<file path="design/flow/config.mk">
export PLATFORM = sky130hd
export DESIGN_NAME = UT_TOP
export DESIGN_NICKNAME = UT_TOP
export VERILOG_FILES = /design/flow/design.v
export SDC_FILE = /design/flow/constraint.sdc
export NUM_CORES = 4
export LEC_CHECK = 0
export ABC_AREA = 0
export CAP_MARGIN = 20
export CELL_PAD_IN_SITES_GLOBAL_PLACEMENT = 0
export CORE_MARGIN = 2
export CORE_UTILIZATION = 57
export CTS_CLUSTER_SIZE = 12
export GPL_TIMING_DRIVEN = 1
export HOLD_SLACK_MARGIN = -0.02
export SLEW_MARGIN = 20
export TNS_END_PERCENT = 10
</file>
<file path="design/flow/constraint.sdc">
create_clock -name core_clock -period 9.0 [get_ports {clk}]
set_input_delay 1.8000 -clock core_clock [delete_from_list [all_inputs] [get_ports {clk}]]
set_output_delay 1.8000 -clock core_clock [all_outputs]
set_load 0.01 [all_outputs]
</file>
<file path="design/flow/design.v">
module B2BCD_IP #(parameter WIDTH = 4, parameter DIGIT = 2)(
    Binary_code,
    BCD_code
);
input  [WIDTH-1: 0]   Binary_code;
output [4*DIGIT-1: 0]    BCD_code;
wire [4*DIGIT-1: 0] shift_result [2:WIDTH-1];
wire [4*DIGIT-1: 0]   add_result [2:WIDTH-2];
genvar i, j;
generate
    for(i=2; i<WIDTH; i=i+1)begin : loop_shift
        if(i==2)begin
            assign shift_result[i] = {{(4*DIGIT-3){1'b0}}, Binary_code[WIDTH-1 : WIDTH-3]};
        end
        else begin
            assign shift_result[i] = {add_result[i-1][4*DIGIT-2: 0], Binary_code[WIDTH-i-1]};
        end   
    end
    for(i=2; i<WIDTH-1; i=i+1)begin : loop_add1
        for(j=0; j<DIGIT; j=j+1)begin
            assign add_result[i][4*j+3:4*j] = (shift_result[i][4*j+3:4*j] > 4)? shift_result[i][4*j+3:4*j] + 3 : shift_result[i][4*j+3:4*j]; 
        end      
    end
endgenerate
assign BCD_code = shift_result[WIDTH-1];
endmodule
module UT_TOP (
    clk, 
    rst_n, 
    in_valid, 
    in_time,
    out_valid, 
    out_display, 
    out_day
);
input        clk, rst_n, in_valid;
input [30:0] in_time;
output reg       out_valid;
output reg [3:0] out_display;
output reg [2:0] out_day;
reg  [3:0]  current_state, next_state;
parameter IDLE       = 4'd0  ;
parameter INPUT      = 4'd1  ;
parameter CAL_16YEAR = 4'd2  ;
parameter CAL_4YEAR  = 4'd3  ;
parameter CAL_YEAR   = 4'd4  ;
parameter CAL_MONTH  = 4'd5  ;
parameter CAL_DAY    = 4'd6  ;
parameter CAL_4HOUR  = 4'd7  ;
parameter CAL_HOUR   = 4'd8  ;
parameter CAL_15MIN  = 4'd9  ;
parameter CAL_MIN    = 4'd10 ;
parameter CAL_SEC    = 4'd11 ;
parameter OUT        = 4'd12 ;
parameter time_16years      = 31'd504921600;   
parameter time_4years       = 31'd126230400;   
parameter time_common_years = 31'd31536000;    
parameter time_leap_years   = 31'd31622400;    
parameter time_odd_month    = 31'd2678400;     
parameter time_even_month   = 31'd2592000;     
parameter time_leap_month   = 31'd2505600;     
parameter time_com_month    = 31'd2419200;     
parameter time_day          = 31'd86400;       
parameter time_4hour        = 31'd14400;       
parameter time_hour         = 31'd3600;        
parameter time_15minute     = 31'd900;         
parameter time_minute       = 31'd60;          
reg [3:0] counter;
reg [30:0] in_time_reg;
reg leap;
reg [10:0] year;
reg [3:0]  month;
reg [4:0]  day;
reg [4:0]  hour;
reg [5:0]  minute;
reg [5:0]  second;
wire [10:0] temp_year;
wire [3:0]  temp_month;
wire [2:0]  week;
reg  [10:0] Binary_code;
wire [15:0] BCD_code;
assign temp_year =  (month < 3)? year-1 : year;
assign temp_month = (month < 3)? month + 12 : month;
assign week = (day + 2*temp_month + 3*(temp_month + 1)/5 + temp_year + temp_year/4 - temp_year/100 + temp_year/400 + 1) % 7;
B2BCD_IP #(11, 4) I_B2BCD_IP ( .Binary_code(Binary_code), .BCD_code(BCD_code) );
always @(*)begin
    case (counter)
        0 : Binary_code = year; 
        1 : Binary_code = year;
        2 : Binary_code = year;
        3 : Binary_code = year;
        4 : Binary_code = {7'b0, month};
        5 : Binary_code = {7'b0, month};
        6 : Binary_code = {6'b0, day};
        7 : Binary_code = {6'b0, day};
        8 : Binary_code = {6'b0, hour};
        9 : Binary_code = {6'b0, hour};
        10: Binary_code = {5'b0, minute};
        11: Binary_code = {5'b0, minute};
        12: Binary_code = {5'b0, second};
        13: Binary_code = {5'b0, second};  
        default: Binary_code = year;
    endcase
end
always @(*) begin
    leap = (year[1:0] == 2'b00)? 1: 0;
end
always @(posedge clk or negedge rst_n) begin
    if(!rst_n)begin
        in_time_reg <= 0;
    end
    else if(in_valid)begin
        in_time_reg <= in_time;
    end
    else if(next_state == CAL_16YEAR)begin
        in_time_reg <= (in_time_reg < time_16years)? in_time_reg : in_time_reg - time_16years;
    end
    else if(next_state == CAL_4YEAR)begin
        in_time_reg <= (in_time_reg < time_4years)? in_time_reg : in_time_reg - time_4years;
    end
    else if(next_state == CAL_YEAR)begin
        if(leap)
            in_time_reg <= (in_time_reg < time_leap_years)? in_time_reg : in_time_reg - time_leap_years;
        else
            in_time_reg <= (in_time_reg < time_common_years)? in_time_reg : in_time_reg - time_common_years;
    end
    else if(next_state == CAL_MONTH)begin
        if(month == 2 && leap) 
            in_time_reg <= (in_time_reg < time_leap_month)? in_time_reg: in_time_reg - time_leap_month;
        else if(month == 2 && !leap) 
            in_time_reg <= (in_time_reg < time_com_month)? in_time_reg: in_time_reg - time_com_month;
        else if(month == 1 || month == 3 || month == 5  || month == 7 || month == 8 || month == 10 || month == 12) 
            in_time_reg <= (in_time_reg < time_odd_month)? in_time_reg: in_time_reg - time_odd_month;
        else 
            in_time_reg <= (in_time_reg < time_even_month)? in_time_reg: in_time_reg - time_even_month;
    end
    else if(next_state == CAL_DAY)begin
        in_time_reg <= (in_time_reg < time_day)? in_time_reg: in_time_reg - time_day;
    end
    else if(next_state == CAL_4HOUR)begin
        in_time_reg <= (in_time_reg < time_4hour)? in_time_reg: in_time_reg - time_4hour;
    end
    else if(next_state == CAL_HOUR)begin
        in_time_reg <= (in_time_reg < time_hour)? in_time_reg: in_time_reg - time_hour;
    end
    else if(next_state == CAL_15MIN)begin
        in_time_reg <= (in_time_reg < time_15minute)? in_time_reg: in_time_reg - time_15minute;
    end
    else if(next_state == CAL_MIN)begin
        in_time_reg <= (in_time_reg < time_minute)? in_time_reg: in_time_reg - time_minute;
    end
end
always @(posedge clk or negedge rst_n) begin
    if(!rst_n)begin
        year <= 'd1970;
    end
    else if(next_state == CAL_16YEAR)begin
        year <= (in_time_reg < time_16years)? year: year + 'd16;
    end
    else if(next_state == CAL_4YEAR)begin
        year <= (in_time_reg < time_4years)? year: year + 'd4;
    end
    else if(next_state == CAL_YEAR)begin
        if(leap)
            year <= (in_time_reg < time_leap_years)? year: year + 'd1;
        else
            year <= (in_time_reg < time_common_years)? year: year + 'd1;
    end
    else if(next_state == IDLE)begin
        year <= 'd1970;
    end
end
always @(posedge clk or negedge rst_n) begin
    if(!rst_n)begin
        month <= 'd1;
    end
    else if(next_state == CAL_MONTH)begin
        if(month == 2 && leap) 
            month <= (in_time_reg < time_leap_month)? month: month + 'd1;
        else if(month == 2 && !leap) 
            month <= (in_time_reg < time_com_month)? month: month + 'd1;
        else if(month == 1 || month == 3 || month == 5  || month == 7 || month == 8 || month == 10 || month == 12)
            month <= (in_time_reg < time_odd_month)? month: month + 'd1;
        else 
            month <= (in_time_reg < time_even_month)? month: month + 'd1;
    end
    else if(next_state == IDLE)begin
        month <= 'd1;
    end
end
always @(posedge clk or negedge rst_n) begin
    if(!rst_n)begin
        day <= 'd1;
    end
    else if(next_state == CAL_DAY)begin
        day <= (in_time_reg < time_day)? day : day + 'd1;
    end
    else if(next_state == IDLE)begin
        day <= 'd1;
    end
end
always @(posedge clk or negedge rst_n) begin
    if(!rst_n)begin
        hour <= 'd0;
    end
    else if(next_state == CAL_4HOUR)begin
        hour <= (in_time_reg < time_4hour)? hour : hour + 'd4;
    end
    else if(next_state == CAL_HOUR)begin
        hour <= (in_time_reg < time_hour)? hour : hour + 'd1;
    end
    else if(next_state == IDLE)begin
        hour <= 'd0;
    end
end
always @(posedge clk or negedge rst_n) begin
    if(!rst_n)begin
        minute <= 'd0;
    end
    else if(next_state == CAL_15MIN)begin
        minute <= (in_time_reg < time_15minute)? minute : minute + 'd15;
    end
    else if(next_state == CAL_MIN)begin
        minute <= (in_time_reg < time_minute)? minute : minute + 'd1;
    end
    else if(next_state == IDLE)begin
        minute <= 'd0;
    end
end
always @(*)begin
    second = in_time_reg[5:0];
end
always @(posedge clk or negedge rst_n) begin
    if(!rst_n)begin
        counter <= 'd0;
    end
    else if(next_state == OUT)begin
        counter <= counter + 1;
    end
    else if(next_state == IDLE)begin
        counter <= 'd0;
    end
end
always@(posedge clk or negedge rst_n)begin
    if(!rst_n)begin
        current_state <= IDLE;
    end
    else begin
        current_state <= next_state;
    end
end
always@(*)begin
    if(!rst_n)
        next_state = IDLE ;
    else begin
        case(current_state)
        IDLE:
            next_state = (!in_valid)? IDLE : INPUT;
        INPUT:
            next_state = CAL_16YEAR;
        CAL_16YEAR:
            next_state = (in_time_reg < time_16years)? CAL_4YEAR : CAL_16YEAR;
        CAL_4YEAR:
            next_state = (in_time_reg < time_4years)? CAL_YEAR : CAL_4YEAR;
        CAL_YEAR:begin
            if(leap) 
                next_state = (in_time_reg < time_leap_years)? CAL_MONTH : CAL_YEAR;
            else 
                next_state = (in_time_reg < time_common_years)? CAL_MONTH : CAL_YEAR;
        end
        CAL_MONTH:begin
            if(month == 2 && leap) 
                next_state = (in_time_reg < time_leap_month)? CAL_DAY : CAL_MONTH;
            else if(month == 2 && !leap) 
                next_state = (in_time_reg < time_com_month)? CAL_DAY : CAL_MONTH;
            else if(month == 1 || month == 3 || month == 5  || month == 7 || month == 8 || month == 10 || month == 12) 
                next_state = (in_time_reg < time_odd_month)? CAL_DAY : CAL_MONTH;
            else 
                next_state = (in_time_reg < time_even_month)? CAL_DAY : CAL_MONTH;
        end 
        CAL_DAY:
            next_state = (in_time_reg < time_day)? CAL_4HOUR : CAL_DAY;  
        CAL_4HOUR:
            next_state = (in_time_reg < time_4hour)? CAL_HOUR : CAL_4HOUR;
        CAL_HOUR:
            next_state = (in_time_reg < time_hour)? CAL_15MIN : CAL_HOUR;
        CAL_15MIN:
            next_state = (in_time_reg < time_15minute)? CAL_MIN : CAL_15MIN;
        CAL_MIN:
            next_state = (in_time_reg < time_minute)? OUT : CAL_MIN;
        OUT:
            next_state = (counter == 14)? IDLE : OUT;
        default :
            next_state = IDLE ;
        endcase
    end
end
always @(posedge clk or negedge rst_n) begin
    if (!rst_n) out_valid <= 'd0;
    else if(next_state == OUT) out_valid <= 'd1;
	else out_valid <= 'd0; 
end
always @(posedge clk or negedge rst_n) begin
	if (!rst_n) out_display <= 'd0;
    else if(next_state == OUT)begin
        case (counter)
            0 : out_display <= BCD_code[15:12];
            1 : out_display <= BCD_code[11:8];
            2 : out_display <= BCD_code[7:4];
            3 : out_display <= BCD_code[3:0];
            4 : out_display <= BCD_code[7:4];
            5 : out_display <= BCD_code[3:0];
            6 : out_display <= BCD_code[7:4];
            7 : out_display <= BCD_code[3:0];
            8 : out_display <= BCD_code[7:4];
            9 : out_display <= BCD_code[3:0];
            10: out_display <= BCD_code[7:4];
            11: out_display <= BCD_code[3:0];
            12: out_display <= BCD_code[7:4];
            13: out_display <= BCD_code[3:0];
        endcase
    end 
	else out_display <= 'd0;
end
always @(posedge clk or negedge rst_n) begin
	if (!rst_n) out_day <= 'd0;
    else if(next_state == OUT) out_day <= week;
	else out_day <= 'd0;
end
endmodule
</file>
<file path="design/flow/run.sh">
#!/bin/bash
# the make line also repeats each setting of config.mk as NAME=value (left out here)
make -C /OpenROAD-flow-scripts/flow DESIGN_CONFIG=/design/flow/config.mk WORK_HOME=/design/flow/orfs CLKGATE_MAP_FILE= finish
</file>
==> results.sh, run 1 <==
# flow metrics
export IMPL_grt_util_all_layers=0.387
export IMPL_grt_setup_unrepaired="yes"
export IMPL_num_fill_cells=2122
export IMPL_r2r_setup_slack_ns=-5.43
export IMPL_seq_area_um2=2170
export IMPL_die_x_um=169
export IMPL_final_setup_skew_ns=0.00933
export IMPL_synth_cell_area_um2=15400
export IMPL_setup_violations=3
export IMPL_cap_violations=0
export IMPL_clk_pin_slew_ns=0.07
export IMPL_fin_crit_sh=1.60
export IMPL_xor_share=0.0621
export IMPL_drt_pass1_iterations=8
export IMPL_reg2reg_depth=70
export IMPL_ys_sh_simple=0.236
export IMPL_ant_nets=0
export IMPL_synthTopCellsByCount="nand2_1, nor2_1, a21oi_1, o21ai_0, ha_1"
export IMPL_hpwlAfterDp_um=41900
export IMPL_top_cell_area_share=0.123
export IMPL_cts_tree="done"
export IMPL_grt_max_degree=52
export IMPL_cp_start_kind="flop"
export IMPL_syn_avg_cell_area_um2=7.08
export IMPL_compound_area_frac=0.320
export IMPL_critPathLaunch="month[0]"
export IMPL_critical_path_endpoint="out_day[1]"
export IMPL_cpLargestDelayFamily="AND-OR/OR-AND gates"
export IMPL_via_count=18500
export IMPL_numCtsBuffers=9
export IMPL_r2r_end="out_day[1]"
export IMPL_r2r_start="month[0]"
export IMPL_grt_pass1_wl_um=90500
export IMPL_top_cell="nand2_1"
export IMPL_ys_area_um2=15400
export IMPL_syn_inst=2182
export IMPL_whs_ns=0.492
export IMPL_die_h_um=169
export IMPL_grt_pass1_vias=17900
export IMPL_final_area_um2=19800
export IMPL_final_comb_area_um2=13100
export IMPL_cts_hold_buf=0
export IMPL_largest_area_cell="dfrtp_1"
export IMPL_so_violations="negative setup slack"
export IMPL_antenna_found_initial=0
export IMPL_crit_top_cell="ha_4"
export IMPL_max_clock_path_buffers=2
export IMPL_synth_warnings=2
export IMPL_max_slew_margin=0.219
export IMPL_drt_total_wl_um=56700
export IMPL_holdPathStages=1
export IMPL_max_freq_mhz=69.3
export IMPL_place_area_um2=18600
export IMPL_clk_latency_ns=0.35
export IMPL_floorplan_core_area_um2=26800
export IMPL_rows=60
export IMPL_ys_types=111
export IMPL_worst_path_buf_inv=10
export IMPL_min_path_type="reg2reg"
export IMPL_dp_cells=2768
export IMPL_routedWlPerCell_um=20.0
export IMPL_yosys_cells=2182
export IMPL_setup_worst_path_class="reg2reg"
export IMPL_seq_area_frac_synth=0.140
export IMPL_fp_util=0.576
export IMPL_hold_end="minute[5]"
export IMPL_fin_tns_setup_ns=-16.07
export IMPL_finalMaxSlewViolations=0
export IMPL_instances_no_fill=2828
export IMPL_adder_share=0.140
export IMPL_endpoint_kind="flop"
export IMPL_via_per_inst=6.55
export IMPL_final_hold_violation_count=0
export IMPL_num_nets_final=2669
export IMPL_status="failed layout checks"
export IMPL_die_area_um2=28400
export IMPL_drc=0
export IMPL_insertedDiodeCount=0
export IMPL_synthTopLogicFamily="AND-OR/OR-AND gates"
export IMPL_crit_cells=70
export IMPL_async_flop_share=1.00
export IMPL_worst_slack_ns=-5.43
export IMPL_edf_count=0
export IMPL_cts_root_buf="clkbuf_16"
export IMPL_critPathMaxStageDelay_ns=0.56
export IMPL_htreeDepth=3
export IMPL_overflow=0
export IMPL_gp_congestion=1.01
export IMPL_ios=42
export IMPL_cts_sinks=86
export IMPL_dp_slack_ns=-5.40
export IMPL_arrival_ns=14.67
export IMPL_initialDrtViolationCount=2154
export IMPL_syn_nets=2369
export IMPL_ff_type="dfrtp_1"
export IMPL_hold_start="minute[5]"
export IMPL_slowest_stage="dfstp_2"
export IMPL_cp_max_fo=6
export IMPL_port_buffers=41
export IMPL_top_cells_by_area="dfrtp_1, ha_1, nand2_1, a21oi_1, o21ai_0"
export IMPL_worst_slew_pin_slew_ns=1.17
export IMPL_area_growth_pct=28.1
export IMPL_warning_count=85
export IMPL_ys_sh_mux=0.0355
export IMPL_required_ns=9.24
export IMPL_period_minus_slack_ns=14.43
export IMPL_fin_util=0.738
export IMPL_numSynthFlops=86
layout make-up:
cell class,count,share of cell area
repair buffers,416,0.165
clock buffers,10,0.0116
multi-input cells,1839,0.663
clock inverters,6,0.00468
well taps,341,0.0216
inverters,130,0.0249
flip-flops and latches,86,0.109
routing by layer:
layer | up-vias | part of all wire | track usage
met5 | - | 0 | 0
met4 | 0 | 0.053 | 0.168
met3 | 270 | 0.086 | 0.0669
met2 | 998 | 0.47 | 0.656
met1 | 8631 | 0.39 | 0.487
li1 | 8620 | - | -
repair_timing:
item / 4_1_cts / 5_1_grt
pin swaps: 30 / 79
endpoints found under the setup margin: 3 / 7
setup buffers: 21 / 23
gates resized: 29 / 81
endpoints found under the hold margin: 0 / 0
==> inputs of run 2 (changes only) <==
- ABC_AREA: 0 -> 1
- CELL_PAD_IN_SITES_GLOBAL_PLACEMENT: 0 -> default
- CORE_UTILIZATION: 57 -> 71
- CTS_CLUSTER_SIZE: 12 -> 74
- GPL_TIMING_DRIVEN: 1 -> default
- HOLD_SLACK_MARGIN: -0.02 -> default
- MIN_ROUTING_LAYER: default -> met1
- PLACE_DENSITY_LB_ADDON: default -> 0.06
- SETUP_SLACK_MARGIN: default -> -0.73
- TNS_END_PERCENT: 10 -> default
- clock period: 9.0 -> 12.8 ns (I/O delays scaled with it)
==> run 2 against run 1 <==
Compared with the run above: the run now fails in global routing (5_1_grt); area after synthesis down 3.2%; die area down 22%; synthesized cell count up 10%.
==> results.sh, run 2 <==
# physical design summary
export IMPL_numCtsBuffers=9
export IMPL_edf_count=0
export IMPL_synth_warnings=2
export IMPL_syn_inst=2409
export IMPL_yosys_cells=2409
export IMPL_cts_hold_buf=0
export IMPL_top_cell_area_share=0.127
export IMPL_htreeDepth=3
export IMPL_seq_area_frac_synth=0.145
export IMPL_die_h_um=149
export IMPL_dp_cells=2804
export IMPL_rows=53
export IMPL_top_cell="nand2_1"
export IMPL_die_x_um=149
export IMPL_synth_cell_area_um2=14900
export IMPL_overflow=13
export IMPL_hpwlAfterDp_um=41700
export IMPL_ios=42
export IMPL_stop_stage="global routing (5_1_grt)"
export IMPL_largest_area_cell="dfrtp_1"
export IMPL_status="aborted with a tool error"
export IMPL_port_buffers=41
export IMPL_top_cells_by_area="dfrtp_1, ha_1, nand2_1, inv_1, nor2_1"
export IMPL_synthTopCellsByCount="nand2_1, inv_1, nor2_1, o21ai_0, a21oi_1"
export IMPL_xor_share=0.0580
export IMPL_die_area_um2=22200
export IMPL_compound_area_frac=0.243
export IMPL_firstError="[ERROR GRT-0116] Global routing finished with congestion. Check the congestion regions in the DRC Viewer."
export IMPL_adder_share=0.140
export IMPL_async_flop_share=1.00
export IMPL_grt_util_all_layers=0.738
export IMPL_synthTopLogicFamily="simple AND/OR/NAND/NOR gates"
export IMPL_cts_root_buf="clkbuf_16"
export IMPL_syn_avg_cell_area_um2=6.20
export IMPL_floorplan_core_area_um2=20800
export IMPL_fp_util=0.717
export IMPL_place_area_um2=16600
export IMPL_ys_sh_simple=0.293
export IMPL_ys_sh_mux=0.00293
export IMPL_gp_congestion=1.15
export IMPL_numSynthFlops=86
export IMPL_syn_nets=2596
export IMPL_ys_types=74
export IMPL_ys_area_um2=14900
export IMPL_max_clock_path_buffers=2
export IMPL_cts_sinks=86
export IMPL_ff_type="dfrtp_1"
==> run 2: metrics by stage <==
stage | setup slack, ns | hold slack (ns) | setup TNS, ns
2_1_floorplan | -0.722 | 0.442 | -2.14
3_3_place_gp | -0.480 | 0.466 | -1.40
3_5_place_dp | -1.66 | 0.481 | -4.98
4_1_cts | -0.789 | 0.496 | -2.33
==> run 2: timing repair <==
action                                  in CTS
pin swaps                                   60
gates resized                               67
setup buffers                               57
endpoints found under the setup margin       3
==> run 2: layer usage <==
metal | GRT overflow | global-route usage
met1 | 0 | 0.732
met2 | 4 | 0.907
met4 | 7 | 0.710
met3 | 1 | 0.590
met5 | 1 | 0.364
==> inputs of run 3 (changes only) <==
- CORE_UTILIZATION: 71 -> 72
- CTS_CLUSTER_SIZE: 74 -> 75
- HOLD_SLACK_MARGIN: default -> 0.29
- MIN_ROUTING_LAYER: met1 -> default
- PLACE_DENSITY_LB_ADDON: 0.06 -> 0.21
- SETUP_SLACK_MARGIN: -0.73 -> -1.03
- clock period: 12.8 -> 12.6 ns (I/O delays scaled with it)
==> run 3 against run 2 <==
Compared with the run above: the run again fails in global routing (5_1_grt); die area fell by 1.4%; area after synthesis unchanged; synthesized cell count unchanged.
==> results.sh, run 3 <==
# physical design summary
export IMPL_numSynthFlops=86
export IMPL_synth_warnings=2
export IMPL_top_cell="nand2_1"
export IMPL_die_h_um=148
export IMPL_floorplan_core_area_um2=20300
export IMPL_grt_util_all_layers=0.824
export IMPL_ff_type="dfrtp_1"
export IMPL_adder_share=0.140
export IMPL_syn_nets=2596
export IMPL_top_cells_by_area="dfrtp_1, ha_1, nand2_1, inv_1, nor2_1"
export IMPL_stop_stage="global routing (5_1_grt)"
export IMPL_htreeDepth=3
export IMPL_ios=42
export IMPL_hpwlAfterDp_um=40300
export IMPL_ys_types=74
export IMPL_firstError="[ERROR GRT-0232] Routing congestion too high. Check the congestion heatmap in the GUI."
export IMPL_syn_avg_cell_area_um2=6.20
export IMPL_port_buffers=41
export IMPL_seq_area_frac_synth=0.145
export IMPL_rows=52
export IMPL_ys_area_um2=14900
export IMPL_async_flop_share=1.00
export IMPL_overflow=185
export IMPL_xor_share=0.0580
export IMPL_synthTopCellsByCount="nand2_1, inv_1, nor2_1, o21ai_0, a21oi_1"
export IMPL_numCtsBuffers=9
export IMPL_status="aborted with a tool error"
export IMPL_synth_cell_area_um2=14900
export IMPL_max_clock_path_buffers=2
export IMPL_fp_util=0.736
export IMPL_synthTopLogicFamily="simple AND/OR/NAND/NOR gates"
export IMPL_die_x_um=148
export IMPL_largest_area_cell="dfrtp_1"
export IMPL_syn_inst=2409
export IMPL_ys_sh_simple=0.293
export IMPL_dp_slack_ns=-1.76
export IMPL_edf_count=0
export IMPL_compound_area_frac=0.243
export IMPL_top_cell_area_share=0.127
export IMPL_cts_sinks=86
export IMPL_gp_congestion=1.16
export IMPL_cts_root_buf="clkbuf_16"
export IMPL_ys_sh_mux=0.00293
export IMPL_die_area_um2=21900
export IMPL_yosys_cells=2409
## run 3: layer usage
| layer | overflow | global-route usage |
|---|---|---|
| met1 | 6 | 0.808 |
| met2 | 100 | 0.971 |
| met3 | 4 | 0.683 |
| met4 | 74 | 0.859 |
| met5 | 1 | 0.432 |
## run 3: timing repair
| action | CTS |
|---|---|
| pin swaps | 43 |
| resized | 51 |
| setup endpoints to repair | 3 |
| cloned | 0 |
| buffers inserted | 24 |
| hold buffers | 0 |
## run 3: through the flow
stage	TNS (ns)	cell area [um^2]	std cells
2_1_floorplan	-3.04	15000	2409
3_3_place_gp	-2.21	16600	2812
3_5_place_dp	-5.25	16600	2812
4_1_cts	-3.08	17300	2852
==> inputs of run 4 (changes only) <==
- CORE_UTILIZATION: 72 -> 71
- CTS_CLUSTER_SIZE: 75 -> 74
- HOLD_SLACK_MARGIN: 0.29 -> -0.08
- MIN_ROUTING_LAYER: default -> met1
- PLACE_DENSITY_LB_ADDON: 0.21 -> 0.0
- SETUP_SLACK_MARGIN: -1.03 -> 3.92
- clock period: 12.6 -> 13.3 ns (I/O delays scaled with it)
==> run 4 against run 3 <==
Compared with the run above: synthesized cell count unchanged; the flow again stops in global routing (5_1_grt); area after synthesis unchanged; die area up 1.4%.
==> results.sh, run 4 <==
# physical design summary
export IMPL_status="aborted with a tool error"
export IMPL_gp_congestion=1.10
export IMPL_syn_avg_cell_area_um2=6.20
export IMPL_dp_slack_ns=-0.643
export IMPL_numCtsBuffers=9
export IMPL_ios=42
export IMPL_synth_warnings=2
export IMPL_xor_share=0.0580
export IMPL_ff_type="dfrtp_1"
export IMPL_edf_count=0
export IMPL_grt_util_all_layers=0.858
export IMPL_firstError="[ERROR GRT-0232] Routing congestion too high. Check the congestion heatmap in the GUI."
export IMPL_largest_area_cell="dfrtp_1"
export IMPL_floorplan_core_area_um2=20800
export IMPL_cts_sinks=86
export IMPL_async_flop_share=1.00
export IMPL_syn_inst=2409
export IMPL_top_cells_by_area="dfrtp_1, ha_1, nand2_1, inv_1, nor2_1"
export IMPL_ys_sh_simple=0.293
export IMPL_adder_share=0.140
export IMPL_die_x_um=149
export IMPL_synth_cell_area_um2=14900
export IMPL_ys_area_um2=14900
export IMPL_ys_types=74
export IMPL_syn_nets=2596
export IMPL_synthTopCellsByCount="nand2_1, inv_1, nor2_1, o21ai_0, a21oi_1"
export IMPL_ys_sh_mux=0.00293
export IMPL_htreeDepth=3
export IMPL_rows=53
export IMPL_synthTopLogicFamily="simple AND/OR/NAND/NOR gates"
export IMPL_stop_stage="global routing (5_1_grt)"
export IMPL_compound_area_frac=0.243
export IMPL_die_h_um=149
export IMPL_cts_hold_buf=0
export IMPL_yosys_cells=2409
export IMPL_max_clock_path_buffers=2
export IMPL_fp_util=0.717
export IMPL_top_cell="nand2_1"
export IMPL_cts_root_buf="clkbuf_16"
export IMPL_hpwlAfterDp_um=40400
export IMPL_die_area_um2=22200
export IMPL_seq_area_frac_synth=0.145
export IMPL_overflow=271
export IMPL_port_buffers=41
export IMPL_numSynthFlops=86
export IMPL_top_cell_area_share=0.127
==> run 4: routing by layer <==
metal / global-route usage / GRT overflow
met5: 0.466 / 3
met4: 0.860 / 104
met3: 0.758 / 12
met2: 0.990 / 138
met1: 0.842 / 14
==> run 4: through the flow <==
step	cells	instance area [um^2]	utilization	TNS, ns
4_1_cts	2765	16800	0.807	0
3_3_place_gp	2708	16000	0.767	0
3_5_place_dp	2708	16000	0.767	-1.91
2_1_floorplan	2409	15100	-	0
==> run 4: timing repair <==
action / CTS
pin swaps: 46
setup endpoints to repair: 3
endpoints found under the hold margin: 0
setup buffers: 41
gates resized: 56
==> inputs of run 5 (changes only) <==
- CORE_MARGIN: 2 -> 9
- CORE_UTILIZATION: 71 -> 28
- CTS_CLUSTER_DIAMETER: default -> 285
- CTS_CLUSTER_SIZE: 74 -> 98
- HOLD_SLACK_MARGIN: -0.08 -> default
- MIN_ROUTING_LAYER: met1 -> default
- PLACE_DENSITY_LB_ADDON: 0.0 -> default
- SETUP_SLACK_MARGIN: 3.92 -> default
- TNS_END_PERCENT: default -> 15
- clock period: 13.3 -> 15.0 ns (I/O delays scaled with it)
==> run 5 against run 4 <==
Compared with the run above: now clean on timing, DRC and antenna; synthesized cell count stayed put; die area went up to 2.8 times the previous value; area after synthesis stayed put.
==> results.sh, run 5 <==
# flow metrics
export IMPL_clk_latency_ns=0.40
export IMPL_grt_max_degree=76
export IMPL_grt_util_all_layers=0.163
export IMPL_cts_root_buf="clkbuf_16"
export IMPL_ys_types=74
export IMPL_floorplan_core_area_um2=52700
export IMPL_cp_max_fo=7
export IMPL_status="complete, no violations"
export IMPL_async_flop_share=1.00
export IMPL_final_setup_skew_ns=0.0252
export IMPL_reg2reg_depth=105
export IMPL_top_cell="nand2_1"
export IMPL_worst_slew_pin_slew_ns=1.12
export IMPL_endpoint_kind="flop"
export IMPL_syn_nets=2596
export IMPL_ys_area_um2=14900
export IMPL_grt_pass1_vias=15500
export IMPL_initialDrtViolationCount=1743
export IMPL_numSynthFlops=86
export IMPL_period_minus_slack_ns=14.16
export IMPL_via_per_inst=5.26
export IMPL_cts_tree="done"
export IMPL_yosys_cells=2409
export IMPL_required_ns=15.32
export IMPL_fin_crit_sh=0.944
export IMPL_cts_sinks=86
export IMPL_finalMaxSlewViolations=0
export IMPL_hold_start="out_display[0]"
export IMPL_edf_count=0
export IMPL_hold_end="out_display[0]"
export IMPL_via_count=16600
export IMPL_routedWlPerCell_um=17.0
export IMPL_synthTopCellsByCount="nand2_1, inv_1, nor2_1, o21ai_0, a21oi_1"
export IMPL_die_area_um2=62000
export IMPL_wl_met1_um=22800
export IMPL_numCtsBuffers=9
export IMPL_critical_path_endpoint="out_day[1]"
export IMPL_r2r_setup_slack_ns=0.84
export IMPL_dp_cells=3104
export IMPL_cap_violations=0
export IMPL_ys_sh_simple=0.293
export IMPL_drt_total_wl_um=53600
export IMPL_max_freq_mhz=70.6
export IMPL_drc=0
export IMPL_top_cells_by_area="dfrtp_1, ha_1, nand2_1, inv_1, nor2_1"
export IMPL_worst_slack_ns=0.840
export IMPL_ff_type="dfrtp_1"
export IMPL_crit_cells=105
export IMPL_cts_hold_buf=0
export IMPL_overflow=0
export IMPL_htreeDepth=3
export IMPL_r2r_start="month[0]"
export IMPL_critPathMaxStageDelay_ns=0.58
export IMPL_synth_cell_area_um2=14900
export IMPL_final_hold_violation_count=0
export IMPL_cpLargestDelayFamily="simple AND/OR/NAND/NOR gates"
export IMPL_port_buffers=41
export IMPL_synth_warnings=2
export IMPL_setup_worst_path_class="reg2reg"
export IMPL_seq_area_frac_synth=0.145
export IMPL_largest_area_cell="dfrtp_1"
export IMPL_fp_util=0.284
export IMPL_max_clock_path_buffers=2
export IMPL_xor_share=0.0580
export IMPL_die_x_um=249
export IMPL_routed_top_layer="met5"
export IMPL_instances_no_fill=3150
export IMPL_whs_ns=0.489
export IMPL_synthTopLogicFamily="simple AND/OR/NAND/NOR gates"
export IMPL_fin_tns_setup_ns=0
export IMPL_cp_start_kind="flop"
export IMPL_crit_top_cell="nand2_1"
export IMPL_met2WireLength_um=24100
export IMPL_ios=42
export IMPL_gp_congestion=0.997
export IMPL_slowest_stage="dfstp_2"
export IMPL_holdPathStages=2
export IMPL_num_fill_cells=5827
export IMPL_dp_slack_ns=-0.282
export IMPL_compound_area_frac=0.243
export IMPL_ys_sh_mux=0.00293
export IMPL_worst_path_buf_inv=16
export IMPL_hpwlAfterDp_um=40800
export IMPL_insertedDiodeCount=0
export IMPL_syn_avg_cell_area_um2=6.20
export IMPL_max_slew_margin=0.245
export IMPL_grt_pass1_wl_um=83700
export IMPL_syn_inst=2409
export IMPL_adder_share=0.140
export IMPL_arrival_ns=14.48
export IMPL_critPathLaunch="month[0]"
export IMPL_num_nets_final=2644
export IMPL_clk_pin_slew_ns=0.07
export IMPL_min_path_type="reg2reg"
export IMPL_ant_nets=0
export IMPL_wl_met3_um=4620
export IMPL_drt_pass1_iterations=6
export IMPL_warning_count=80
export IMPL_setup_violations=0
export IMPL_rows=84
export IMPL_r2r_end="out_day[1]"
export IMPL_antenna_found_initial=1
export IMPL_top_cell_area_share=0.127
export IMPL_die_h_um=249
export IMPL_area_growth_pct=14.3
run 5: area by class of cell:
type / count / area, um^2 / area share
flip-flops and latches: 86 / 2170 / 0.127
inverters: 410 / 1550 / 0.0906
clock buffers: 9 / 225 / 0.0132
clock inverters: 7 / 48.8 / 0.00286
well taps: 688 / 861 / 0.0504
repair buffers: 95 / 813 / 0.0476
multi-input cells: 1855 / 11400 / 0.668
run 5: stage by stage:
stage / util / area (um^2)
after floorplan: - / 14900
after global placement: 0.307 / 16200
after detailed placement: 0.307 / 16200
after CTS: 0.313 / 16500
after global routing: 0.324 / 17100
final: 0.324 / 17100
run 5: per-layer routing:
layer	global-route usage	up-vias
met3	0.0369	164
met2	0.264	681
li1	-	8159
met5	0	-
met4	0.0656	2
met1	0.207	7558
run 5: timing repair:
item                                   CTS  global route
gates resized                            3           100
pin swaps                                1            45
buffers inserted                         3            28
endpoints found under the hold margin    0             0
setup endpoints to repair                3             3
==> inputs of run 6 (changes only) <==
- ABC_AREA: 1 -> default
- CAP_MARGIN: 20 -> 0
- CORE_MARGIN: 9 -> 2
- CORE_UTILIZATION: 28 -> 72
- CTS_CLUSTER_DIAMETER: 285 -> 338
- CTS_CLUSTER_SIZE: 98 -> 61
- HOLD_SLACK_MARGIN: default -> -0.09
- PLACE_DENSITY_LB_ADDON: default -> 0.0
- SETUP_SLACK_MARGIN: default -> 2.21
- TNS_END_PERCENT: 15 -> 5
- clock period: 15.0 -> 7.56 ns (I/O delays scaled with it)
==> run 6 against run 5 <==
Compared with the run above: the flow now stops in global routing (5_1_grt); area after synthesis grew 3.4%; synthesized cell count shrank 9.4%; die area shrank 63%.
==> results.sh, run 6 <==
# physical design summary
export IMPL_status="aborted with a tool error"
export IMPL_stop_stage="global routing (5_1_grt)"
export IMPL_firstError="[ERROR GRT-0116] Global routing finished with congestion. Check the congestion regions in the DRC Viewer."
export IMPL_top_cells_by_area="dfrtp_1, ha_1, nand2_1, a21oi_1, o21ai_0"
export IMPL_largest_area_cell="dfrtp_1"
export IMPL_max_clock_path_buffers=2
export IMPL_dp_slack_ns=-7.70
export IMPL_fp_util=0.735
export IMPL_ys_sh_mux=0.0355
export IMPL_floorplan_core_area_um2=21000
export IMPL_compound_area_frac=0.320
export IMPL_die_area_um2=22600
export IMPL_async_flop_share=1.00
export IMPL_cts_sinks=86
export IMPL_die_x_um=150
export IMPL_syn_nets=2369
export IMPL_ys_types=111
export IMPL_top_cell="nand2_1"
export IMPL_htreeDepth=3
export IMPL_adder_share=0.140
export IMPL_seq_area_frac_synth=0.140
export IMPL_synthTopLogicFamily="AND-OR/OR-AND gates"
export IMPL_ys_sh_simple=0.236
export IMPL_top_cell_area_share=0.123
export IMPL_syn_avg_cell_area_um2=7.08
export IMPL_hpwlAfterDp_um=44800
export IMPL_ff_type="dfrtp_1"
export IMPL_die_h_um=150
export IMPL_ios=42
export IMPL_dp_cells=2716
export IMPL_rows=53
export IMPL_grt_util_all_layers=0.837
export IMPL_synthTopCellsByCount="nand2_1, nor2_1, a21oi_1, o21ai_0, ha_1"
export IMPL_synth_cell_area_um2=15400
export IMPL_port_buffers=41
export IMPL_syn_inst=2182
export IMPL_place_area_um2=18600
export IMPL_ys_area_um2=15400
export IMPL_cts_root_buf="clkbuf_16"
export IMPL_yosys_cells=2182
export IMPL_synth_warnings=2
export IMPL_numSynthFlops=86
export IMPL_edf_count=0
export IMPL_gp_congestion=1.16
export IMPL_numCtsBuffers=9
export IMPL_xor_share=0.0621
export IMPL_overflow=21
[run 6: layer usage]
metal,track usage,overflow
met4,0.840,13
met5,0.498,1
met3,0.755,0
met2,0.950,3
met1,0.821,4
[run 6: timing repair]
| item | CTS |
|---|---|
| pin swaps | 76 |
| hold buffers | 0 |
| resized | 122 |
| endpoints found under the setup margin | 59 |
| setup buffers | 43 |
[run 6: stage by stage]
stage | utilization | TNS, ns
3_5_place_dp | 0.886 | -24.88
2_1_floorplan | - | -19.91
3_3_place_gp | 0.886 | -18.43
4_1_cts | 0.938 | -20.87
==> inputs of run 7 (changes only) <==
- CAP_MARGIN: 0 -> 20
- CORE_UTILIZATION: 72 -> 67
- CTS_CLUSTER_DIAMETER: 338 -> default
- CTS_CLUSTER_SIZE: 61 -> default
- HOLD_SLACK_MARGIN: -0.09 -> default
- PLACE_DENSITY_LB_ADDON: 0.0 -> default
- SETUP_SLACK_MARGIN: 2.21 -> default
- TNS_END_PERCENT: 5 -> default
- clock period: 7.56 -> 7.54 ns (I/O delays scaled with it)
==> run 7 against run 6 <==
Compared with the run above: the flow again stops in global routing (5_1_grt); die area increased by 7.3%; area after synthesis did not move; synthesized cell count unchanged.
==> results.sh, run 7 <==
# physical design summary
export IMPL_status="aborted with a tool error"
export IMPL_stop_stage="global routing (5_1_grt)"
export IMPL_firstError="[ERROR GRT-0232] Routing congestion too high. Check the congestion heatmap in the GUI."
export IMPL_ys_sh_simple=0.236
export IMPL_seq_area_frac_synth=0.140
export IMPL_die_area_um2=24300
export IMPL_overflow=143
export IMPL_fp_util=0.682
export IMPL_syn_inst=2182
export IMPL_synthTopLogicFamily="AND-OR/OR-AND gates"
export IMPL_port_buffers=41
export IMPL_ys_area_um2=15400
export IMPL_die_x_um=156
export IMPL_edf_count=0
export IMPL_synth_warnings=2
export IMPL_top_cell_area_share=0.123
export IMPL_floorplan_core_area_um2=22600
export IMPL_cts_hold_buf=0
export IMPL_die_h_um=156
export IMPL_htreeDepth=3
export IMPL_numSynthFlops=86
export IMPL_synth_cell_area_um2=15400
export IMPL_max_clock_path_buffers=2
export IMPL_top_cells_by_area="dfrtp_1, ha_1, nand2_1, a21oi_1, o21ai_0"
export IMPL_adder_share=0.140
export IMPL_ff_type="dfrtp_1"
export IMPL_top_cell="nand2_1"
export IMPL_yosys_cells=2182
export IMPL_cts_sinks=86
export IMPL_xor_share=0.0621
export IMPL_grt_util_all_layers=0.827
export IMPL_rows=55
export IMPL_cts_root_buf="clkbuf_16"
export IMPL_syn_nets=2369
export IMPL_ys_types=111
export IMPL_compound_area_frac=0.320
export IMPL_syn_avg_cell_area_um2=7.08
export IMPL_numCtsBuffers=9
export IMPL_gp_congestion=1.06
export IMPL_synthTopCellsByCount="nand2_1, nor2_1, a21oi_1, o21ai_0, ha_1"
export IMPL_ios=42
export IMPL_ys_sh_mux=0.0355
export IMPL_hpwlAfterDp_um=41500
export IMPL_largest_area_cell="dfrtp_1"
export IMPL_async_flop_share=1.00
==> run 7: metal layers <==
metal / GRT overflow / global-route usage
met1: 8 / 0.807
met2: 80 / 0.964
met3: 4 / 0.728
met4: 51 / 0.829
met5: 0 / 0.445
==> run 7: what timing repair did <==
action	CTS
cloned	0
pin swaps	50
endpoints found under the setup margin	7
endpoints found under the hold margin	0
gates resized	68
buffers inserted	39
==> run 7: through the flow <==
| step | cell area [um^2] | setup slack, ns | cells |
|---|---|---|---|
| after global placement | 18600 | -6.36 | 2726 |
| after detailed placement | 18600 | -7.00 | 2726 |
| after CTS | 19500 | -6.50 | 2781 |
| after floorplan | 15800 | -6.63 | 2182 |
==> inputs of run 8 (changes only) <==
- ABC_AREA: default -> 0
- CAP_MARGIN: 20 -> 15
- CELL_PAD_IN_SITES_DETAIL_PLACEMENT: default -> 1
- CORE_ASPECT_RATIO: default -> 1.24
- CORE_UTILIZATION: 67 -> 17
- CTS_CLUSTER_SIZE: default -> 54
- GPL_ROUTABILITY_DRIVEN: default -> 0
- GPL_TIMING_DRIVEN: default -> 0
- HOLD_SLACK_MARGIN: default -> 0.21
- MIN_ROUTING_LAYER: default -> met1
- PLACE_DENSITY_LB_ADDON: default -> 0.05
- SLEW_MARGIN: 20 -> 10
- clock period: 7.54 -> 12.9 ns (I/O delays scaled with it)
==> run 8 against run 7 <==
Compared with the run above: the layout now fails its checks (negative setup slack); area after synthesis unchanged; synthesized cell count unchanged; die area rose to 3.8 times the previous value.
==> results.sh, run 8 <==
# flow metrics
export IMPL_synth_warnings=2
export IMPL_compound_area_frac=0.320
export IMPL_drc=0
export IMPL_grt_pass1_wl_um=123000
export IMPL_synthTopCellsByCount="nand2_1, nor2_1, a21oi_1, o21ai_0, ha_1"
export IMPL_top_cell="nand2_1"
export IMPL_cpLargestDelayFamily="AND-OR/OR-AND gates"
export IMPL_period_minus_slack_ns=14.95
export IMPL_status="failed layout checks"
export IMPL_ys_sh_simple=0.236
export IMPL_crit_cells=73
export IMPL_ys_types=111
export IMPL_fp_util=0.171
export IMPL_hold_start="minute[5]"
export IMPL_max_slew_margin=0.226
export IMPL_worst_slew_pin_slew_ns=1.16
export IMPL_ys_sh_mux=0.0355
export IMPL_clk_latency_ns=0.40
export IMPL_worst_slack_ns=-2.05
export IMPL_final_area_um2=19600
export IMPL_numSynthFlops=86
export IMPL_cts_hold_buf=0
export IMPL_min_path_type="reg2reg"
export IMPL_die_h_um=340
export IMPL_rows=123
export IMPL_hold_end="minute[5]"
export IMPL_drt_pass1_iterations=5
export IMPL_critPathLaunch="month[0]"
export IMPL_required_ns=13.18
export IMPL_final_setup_skew_ns=0.0188
export IMPL_routedWlPerCell_um=23.0
export IMPL_setup_worst_path_class="reg2reg"
export IMPL_syn_avg_cell_area_um2=7.08
export IMPL_via_count=17600
export IMPL_r2r_start="month[0]"
export IMPL_top_cells_by_area="dfrtp_1, ha_1, nand2_1, a21oi_1, o21ai_0"
export IMPL_num_fill_cells=10900
export IMPL_dp_slack_ns=-4.84
export IMPL_ys_area_um2=15400
export IMPL_slowest_stage="dfstp_4"
export IMPL_seq_area_frac_synth=0.140
export IMPL_via_per_inst=4.98
export IMPL_cp_start_kind="flop"
export IMPL_overflow=0
export IMPL_cts_sinks=86
export IMPL_top_cell_area_share=0.123
export IMPL_ff_type="dfrtp_1"
export IMPL_edf_count=0
export IMPL_synthTopLogicFamily="AND-OR/OR-AND gates"
export IMPL_async_flop_share=1.00
export IMPL_place_area_um2=17800
export IMPL_adder_share=0.140
export IMPL_grt_setup_unrepaired="yes"
export IMPL_cap_violations=0
export IMPL_warning_count=83
export IMPL_seq_area_um2=2170
export IMPL_arrival_ns=15.22
export IMPL_syn_nets=2369
export IMPL_crit_top_cell="ha_4"
export IMPL_htreeDepth=3
export IMPL_r2r_end="out_day[1]"
export IMPL_so_violations="negative setup slack"
export IMPL_grt_pass1_vias=19000
export IMPL_insertedDiodeCount=0
export IMPL_final_comb_area_um2=13300
export IMPL_syn_inst=2182
export IMPL_max_freq_mhz=66.9
export IMPL_whs_ns=0.511
export IMPL_largest_area_cell="dfrtp_1"
export IMPL_ios=42
export IMPL_holdPathStages=1
export IMPL_synth_cell_area_um2=15400
export IMPL_cts_root_buf="clkbuf_16"
export IMPL_endpoint_kind="flop"
export IMPL_ant_nets=0
export IMPL_num_nets_final=2532
export IMPL_port_buffers=41
export IMPL_antenna_found_initial=2
export IMPL_numCtsBuffers=9
export IMPL_fin_tns_setup_ns=-5.93
export IMPL_worst_path_buf_inv=12
export IMPL_finalMaxSlewViolations=0
export IMPL_critical_path_endpoint="out_day[1]"
export IMPL_max_clock_path_buffers=2
export IMPL_fin_crit_sh=1.16
export IMPL_fin_util=0.217
export IMPL_initialDrtViolationCount=1016
export IMPL_die_x_um=275
export IMPL_reg2reg_depth=73
export IMPL_floorplan_core_area_um2=90300
export IMPL_r2r_setup_slack_ns=-2.05
export IMPL_grt_util_all_layers=0.173
export IMPL_die_area_um2=93300
export IMPL_drt_total_wl_um=81300
export IMPL_cp_max_fo=7
export IMPL_xor_share=0.0621
export IMPL_instances_no_fill=3537
export IMPL_cts_tree="done"
export IMPL_grt_max_degree=67
export IMPL_area_growth_pct=26.9
export IMPL_final_hold_violation_count=0
export IMPL_setup_violations=3
export IMPL_clk_pin_slew_ns=0.08
export IMPL_hpwlAfterDp_um=64800
export IMPL_yosys_cells=2182
export IMPL_dp_cells=3411
export IMPL_critPathMaxStageDelay_ns=0.65
## run 8: timing repair
item / 4_1_cts / 5_1_grt
resized: 106 / 45
pin swaps: 55 / 25
gates cloned: 0 / 0
endpoints found under the setup margin: 3 / 3
buffers inserted: 78 / 33
## run 8: routing by layer
| layer | track usage | share of wire |
|---|---|---|
| met1 | 0.193 | 0.40 |
| met2 | 0.340 | 0.55 |
| met3 | 0.0126 | 0.020 |
| met4 | 0.0555 | 0.033 |
| met5 | 0 | 0 |
## run 8: layout make-up
cell class	count	area share
multi-input combinational	1839	0.677
sequential	86	0.111
tap	1187	0.0758
timing repair buffer	154	0.0661
buffer	125	0.0296
inverter	130	0.0260
clock buffer	9	0.0115
clock inverter	7	0.00319
==> inputs of run 9 (changes only) <==
- ABC_AREA: 0 -> default
- CAP_MARGIN: 15 -> 20
- CELL_PAD_IN_SITES_GLOBAL_PLACEMENT: default -> 2
- CORE_ASPECT_RATIO: 1.24 -> default
- CORE_MARGIN: 2 -> 7
- CORE_UTILIZATION: 17 -> 18
- CTS_CLUSTER_DIAMETER: default -> 191
- CTS_CLUSTER_SIZE: 54 -> 82
- GPL_ROUTABILITY_DRIVEN: 0 -> 1
- GPL_TIMING_DRIVEN: 0 -> 1
- HOLD_SLACK_MARGIN: 0.21 -> default
- MAX_ROUTING_LAYER: default -> met4
- MIN_ROUTING_LAYER: met1 -> default
- PLACE_DENSITY: default -> 0.63
- PLACE_DENSITY_LB_ADDON: 0.05 -> default
- SETUP_SLACK_MARGIN: default -> 0.24
- SLEW_MARGIN: 10 -> 20
- clock period: 12.9 -> 12.2 ns (I/O delays scaled with it)
==> run 9 against run 8 <==
Compared with the run above: still fails the layout checks on negative setup slack; via count grew 1.6%; worst setup slack lost 0.071 ns; design area is 4.3% higher; count of clock-buffer cells in the layout increased by 1.
==> results.sh, run 9 <==
# flow metrics
export IMPL_status="failed layout checks"
export IMPL_so_violations="negative setup slack"
export IMPL_via_count=17900
export IMPL_drt_total_wl_um=68600
export IMPL_xor_share=0.0621
export IMPL_r2r_setup_slack_ns=-2.12
export IMPL_worst_slack_ns=-2.12
export IMPL_period_minus_slack_ns=14.32
export IMPL_ys_types=111
export IMPL_seq_area_frac_synth=0.140
export IMPL_clk_latency_ns=0.39
export IMPL_port_buffers=41
export IMPL_setup_worst_path_class="reg2reg"
export IMPL_wl_met3_um=1820
export IMPL_max_clock_path_buffers=2
export IMPL_setup_violations=3
export IMPL_grt_pass1_vias=18900
export IMPL_syn_inst=2182
export IMPL_endpoint_kind="flop"
export IMPL_area_growth_pct=32.4
export IMPL_numCtsBuffers=9
export IMPL_cap_violations=0
export IMPL_syn_avg_cell_area_um2=7.08
export IMPL_min_path_type="reg2reg"
export IMPL_insertedDiodeCount=0
export IMPL_top_cell_area_share=0.123
export IMPL_r2r_start="month[0]"
export IMPL_synth_warnings=2
export IMPL_clk_pin_slew_ns=0.08
export IMPL_cpLargestDelayFamily="AND-OR/OR-AND gates"
export IMPL_fp_util=0.182
export IMPL_crit_cells=71
export IMPL_synthTopLogicFamily="AND-OR/OR-AND gates"
export IMPL_grt_pass1_wl_um=108000
export IMPL_hold_end="minute[5]"
export IMPL_numSynthFlops=86
export IMPL_cts_tree="done"
export IMPL_top_cells_by_area="dfrtp_1, ha_1, nand2_1, a21oi_1, o21ai_0"
export IMPL_edf_count=0
export IMPL_die_x_um=307
export IMPL_final_setup_skew_ns=0.0163
export IMPL_wl_met1_um=30800
export IMPL_ant_nets=0
export IMPL_grt_max_degree=53
export IMPL_ios=42
export IMPL_warning_count=83
export IMPL_synthTopCellsByCount="nand2_1, nor2_1, a21oi_1, o21ai_0, ha_1"
export IMPL_critPathLaunch="month[0]"
export IMPL_grt_setup_unrepaired="yes"
export IMPL_ys_area_um2=15400
export IMPL_gp_congestion=0.886
export IMPL_place_area_um2=19300
export IMPL_instances_no_fill=3583
export IMPL_syn_nets=2369
export IMPL_cts_root_buf="clkbuf_16"
export IMPL_cp_start_kind="flop"
export IMPL_critPathMaxStageDelay_ns=0.55
export IMPL_largest_area_cell="dfrtp_1"
export IMPL_drt_pass1_iterations=5
export IMPL_yosys_cells=2182
export IMPL_hold_start="minute[5]"
export IMPL_floorplan_core_area_um2=85000
export IMPL_arrival_ns=14.60
export IMPL_rows=107
export IMPL_antenna_found_initial=1
export IMPL_dp_slack_ns=-2.43
export IMPL_holdPathStages=1
export IMPL_dp_cells=3524
export IMPL_routedWlPerCell_um=19.2
export IMPL_final_comb_area_um2=13100
export IMPL_top_cell="nand2_1"
export IMPL_num_fill_cells=10400
export IMPL_die_h_um=307
export IMPL_final_area_um2=20400
export IMPL_slowest_stage="dfstp_2"
export IMPL_hpwlAfterDp_um=52500
export IMPL_grt_util_all_layers=0.144
export IMPL_max_freq_mhz=69.8
export IMPL_whs_ns=0.504
export IMPL_max_slew_margin=0.291
export IMPL_ys_sh_simple=0.236
export IMPL_adder_share=0.140
export IMPL_worst_slew_pin_slew_ns=1.06
export IMPL_compound_area_frac=0.320
export IMPL_ff_type="dfrtp_1"
export IMPL_worst_path_buf_inv=11
export IMPL_finalMaxSlewViolations=0
export IMPL_synth_cell_area_um2=15400
export IMPL_drc=0
export IMPL_final_hold_violation_count=0
export IMPL_met2WireLength_um=34700
export IMPL_routed_top_layer="met4"
export IMPL_ys_sh_mux=0.0355
export IMPL_reg2reg_depth=71
export IMPL_seq_area_um2=2170
export IMPL_cts_sinks=86
export IMPL_num_nets_final=2621
export IMPL_critical_path_endpoint="out_day[1]"
export IMPL_die_area_um2=94200
export IMPL_initialDrtViolationCount=981
export IMPL_required_ns=12.48
export IMPL_async_flop_share=1.00
export IMPL_cp_max_fo=6
export IMPL_r2r_end="out_day[1]"
export IMPL_fin_crit_sh=1.17
export IMPL_htreeDepth=3
export IMPL_overflow=0
export IMPL_via_per_inst=5.00
-- run 9: what timing repair did --
item,CTS,global route
gates resized,61,48
setup buffers,33,10
endpoints found under the setup margin,3,3
hold buffers,0,0
pin swaps,67,58
-- run 9: final cells by class --
cell class                      count  share of cell area
Clock buffer                       10              0.0117
Inverter                          130              0.0242
Multi-Input combinational cell   1839               0.641
Timing Repair Buffer              368               0.143
Sequential cell                    86               0.106
Clock inverter                      6             0.00477
Tap cell                         1144              0.0700
-- run 9: per-stage QoR --
step                utilization  setup TNS [ns]
finish                    0.241           -6.26
global route              0.241           -8.29
CTS                       0.237           -5.98
detailed placement        0.227           -7.10
global placement          0.227           -6.22
floorplan                     -           -5.72
-- run 9: metal layers --
| metal | vias up | GRT usage |
|---|---|---|
| met5 | - | - |
| met4 | 0 | 0.0332 |
| met3 | 76 | 0.0130 |
| met2 | 325 | 0.257 |
| met1 | 8980 | 0.176 |
| li1 | 8523 | - |
==> inputs of run 10 (changes only) <==
- CAP_MARGIN: 20 -> 40
- CELL_PAD_IN_SITES_DETAIL_PLACEMENT: 1 -> default
- CELL_PAD_IN_SITES_GLOBAL_PLACEMENT: 2 -> default
- CORE_MARGIN: 7 -> 2
- CORE_UTILIZATION: 18 -> 72
- CTS_CLUSTER_DIAMETER: 191 -> 76
- CTS_CLUSTER_SIZE: 82 -> 61
- GPL_ROUTABILITY_DRIVEN: 1 -> default
- GPL_TIMING_DRIVEN: 1 -> default
- MAX_ROUTING_LAYER: met4 -> default
- PLACE_DENSITY: 0.63 -> 0.36
- SETUP_SLACK_MARGIN: 0.24 -> 2.21
- TNS_END_PERCENT: default -> 5
- clock period: 12.2 -> 7.54 ns (I/O delays scaled with it)
==> run 10 against run 9 <==
Compared with the run above: the run now fails in global routing (5_1_grt); synthesized cell count unchanged; die area down 76%; area after synthesis is the same.
==> results.sh, run 10 <==
# physical design summary
export IMPL_adder_share=0.140
export IMPL_syn_avg_cell_area_um2=7.08
export IMPL_synth_warnings=2
export IMPL_dp_cells=2725
export IMPL_numCtsBuffers=9
export IMPL_synth_cell_area_um2=15400
export IMPL_ys_area_um2=15400
export IMPL_floorplan_core_area_um2=21000
export IMPL_async_flop_share=1.00
export IMPL_die_h_um=150
export IMPL_syn_nets=2369
export IMPL_top_cell_area_share=0.123
export IMPL_top_cell="nand2_1"
export IMPL_firstError="[ERROR GRT-0232] Routing congestion too high. Check the congestion heatmap in the GUI."
export IMPL_seq_area_frac_synth=0.140
export IMPL_hpwlAfterDp_um=44300
export IMPL_status="aborted with a tool error"
export IMPL_port_buffers=41
export IMPL_max_clock_path_buffers=2
export IMPL_edf_count=0
export IMPL_rows=53
export IMPL_die_x_um=150
export IMPL_die_area_um2=22600
export IMPL_synthTopLogicFamily="AND-OR/OR-AND gates"
export IMPL_ff_type="dfrtp_1"
export IMPL_xor_share=0.0621
export IMPL_ys_sh_simple=0.236
export IMPL_numSynthFlops=86
export IMPL_synthTopCellsByCount="nand2_1, nor2_1, a21oi_1, o21ai_0, ha_1"
export IMPL_dp_slack_ns=-7.24
export IMPL_compound_area_frac=0.320
export IMPL_top_cells_by_area="dfrtp_1, ha_1, nand2_1, a21oi_1, o21ai_0"
export IMPL_ys_types=111
export IMPL_syn_inst=2182
export IMPL_fp_util=0.735
export IMPL_overflow=145
export IMPL_stop_stage="global routing (5_1_grt)"
export IMPL_yosys_cells=2182
export IMPL_largest_area_cell="dfrtp_1"
export IMPL_ios=42
export IMPL_htreeDepth=3
export IMPL_cts_sinks=86
export IMPL_cts_root_buf="clkbuf_16"
export IMPL_gp_congestion=1.09
export IMPL_grt_util_all_layers=0.833
export IMPL_ys_sh_mux=0.0355
-- run 10: per-layer routing --
metal,GRT overflow,GRT usage
met5,1,0.377
met4,59,0.849
met3,7,0.710
met2,72,0.977
met1,6,0.821
-- run 10: timing repair --
item,CTS
setup endpoints to repair,46
gates cloned,0
hold buffers,0
pin swaps,61
gates resized,138
buffers inserted,24
-- run 10: metrics by stage --
| step | setup TNS [ns] | cell area [um^2] |
|---|---|---|
| after floorplan | -20.03 | 15800 |
| after detailed placement | -23.95 | 18700 |
| after global placement | -18.74 | 18700 |
| after CTS | -20.57 | 19700 |
==> inputs of run 11 (changes only) <==
- CAP_MARGIN: 40 -> 20
- CTS_CLUSTER_DIAMETER: 76 -> default
- CTS_CLUSTER_SIZE: 61 -> 36
- PLACE_DENSITY: 0.36 -> default
- PLACE_DENSITY_LB_ADDON: default -> 0.21
- SETUP_SLACK_MARGIN: 2.21 -> -1.03
- TNS_END_PERCENT: 5 -> default
- clock period: 7.54 -> 13.7 ns (I/O delays scaled with it)
==> run 11 against run 10 <==
Compared with the run above: now fails the layout checks on negative setup slack; area after synthesis did not move; synthesized cell count did not move; die area did not move.
==> results.sh, run 11 <==
# flow metrics
export IMPL_cts_root_buf="clkbuf_16"
export IMPL_so_violations="negative setup slack"
export IMPL_ys_types=111
export IMPL_holdPathStages=1
export IMPL_area_growth_pct=19.6
export IMPL_endpoint_kind="flop"
export IMPL_num_fill_cells=1118
export IMPL_die_x_um=150
export IMPL_via_per_inst=7.41
export IMPL_place_area_um2=17700
export IMPL_numCtsBuffers=9
export IMPL_worst_path_buf_inv=11
export IMPL_ios=42
export IMPL_synthTopCellsByCount="nand2_1, nor2_1, a21oi_1, o21ai_0, ha_1"
export IMPL_r2r_start="year[1]"
export IMPL_clk_latency_ns=0.37
export IMPL_ys_sh_mux=0.0355
export IMPL_yosys_cells=2182
export IMPL_syn_inst=2182
export IMPL_hold_start="minute[5]"
export IMPL_ys_area_um2=15400
export IMPL_period_minus_slack_ns=15.43
export IMPL_grt_pass1_vias=18500
export IMPL_edf_count=0
export IMPL_worst_slew_pin_slew_ns=1.14
export IMPL_cts_sinks=86
export IMPL_numSynthFlops=86
export IMPL_via_count=19700
export IMPL_final_hold_violation_count=0
export IMPL_ys_sh_simple=0.236
export IMPL_async_flop_share=1.00
export IMPL_final_area_um2=18500
export IMPL_critPathLaunch="year[1]"
export IMPL_cts_tree="done"
export IMPL_rows=53
export IMPL_xor_share=0.0621
export IMPL_grt_pass1_wl_um=88500
export IMPL_critPathMaxStageDelay_ns=0.55
export IMPL_drt_pass1_iterations=13
export IMPL_ant_nets=0
export IMPL_die_h_um=150
export IMPL_routedWlPerCell_um=22.4
export IMPL_top_cells_by_area="dfrtp_1, ha_1, nand2_1, a21oi_1, o21ai_0"
export IMPL_synthTopLogicFamily="AND-OR/OR-AND gates"
export IMPL_compound_area_frac=0.320
export IMPL_critical_path_endpoint="out_day[1]"
export IMPL_max_freq_mhz=64.8
export IMPL_die_area_um2=22600
export IMPL_drc=0
export IMPL_grt_setup_unrepaired="yes"
export IMPL_status="failed layout checks"
export IMPL_fp_util=0.735
export IMPL_grt_util_all_layers=0.479
export IMPL_syn_avg_cell_area_um2=7.08
export IMPL_cap_violations=0
export IMPL_finalMaxSlewViolations=0
export IMPL_final_setup_skew_ns=0.0163
export IMPL_gp_congestion=1.10
export IMPL_dp_slack_ns=-1.48
export IMPL_synth_cell_area_um2=15400
export IMPL_top_cell_area_share=0.123
export IMPL_ff_type="dfrtp_1"
export IMPL_cp_max_fo=8
export IMPL_required_ns=14.00
export IMPL_cpLargestDelayFamily="AND-OR/OR-AND gates"
export IMPL_overflow=0
export IMPL_drt_total_wl_um=59500
export IMPL_htreeDepth=3
export IMPL_fin_util=0.878
export IMPL_arrival_ns=15.72
export IMPL_antenna_found_initial=0
export IMPL_r2r_setup_slack_ns=-1.73
export IMPL_synth_warnings=2
export IMPL_min_path_type="reg2reg"
export IMPL_warning_count=82
export IMPL_clk_pin_slew_ns=0.07
export IMPL_fin_crit_sh=1.13
export IMPL_adder_share=0.140
export IMPL_worst_slack_ns=-1.73
export IMPL_max_slew_margin=0.237
export IMPL_port_buffers=41
export IMPL_setup_worst_path_class="reg2reg"
export IMPL_hold_end="minute[5]"
export IMPL_grt_max_degree=57
export IMPL_seq_area_frac_synth=0.140
export IMPL_crit_top_cell="inv_1"
export IMPL_setup_violations=3
export IMPL_syn_nets=2369
export IMPL_max_clock_path_buffers=2
export IMPL_top_cell="nand2_1"
export IMPL_hpwlAfterDp_um=41400
export IMPL_r2r_end="out_day[1]"
export IMPL_num_nets_final=2563
export IMPL_initialDrtViolationCount=3154
export IMPL_largest_area_cell="dfrtp_1"
export IMPL_floorplan_core_area_um2=21000
export IMPL_reg2reg_depth=68
export IMPL_slowest_stage="fa_1"
export IMPL_crit_cells=68
export IMPL_cp_start_kind="flop"
run 11: cell type report:
type,count,area (um^2),area share
Clock buffer,9,225,0.0122
Timing Repair Buffer,310,2450,0.132
Sequential cell,86,2170,0.117
Clock inverter,7,60.1,0.00325
Multi-Input combinational cell,1839,12700,0.690
Inverter,130,488,0.0264
Tap cell,275,344,0.0186
Antenna cell,1,2.50,0.000136
run 11: repair_timing:
item,4_1_cts,5_1_grt
setup buffers,4,15
pin swaps,13,41
setup endpoints to repair,3,3
hold buffers,0,0
resized,17,61
run 11: metrics by stage:
stage	hold slack [ns]	setup TNS [ns]	cells
after floorplan	0.451	-2.86	2182
after global placement	0.472	-1.99	2624
after detailed placement	0.486	-4.30	2624
after CTS	0.492	-3.30	2643
after global routing	0.521	-7.43	2656
final	0.507	-5.09	2657
run 11: metal layers:
layer  track usage  routed length (um)  vias to the layer above
li1              -                   -                     8426
met1         0.550               20300                     8906
met2         0.779               26400                     1767
met3         0.126                7430                      601
met4         0.329                5420                        0
met5             0                   0                        -
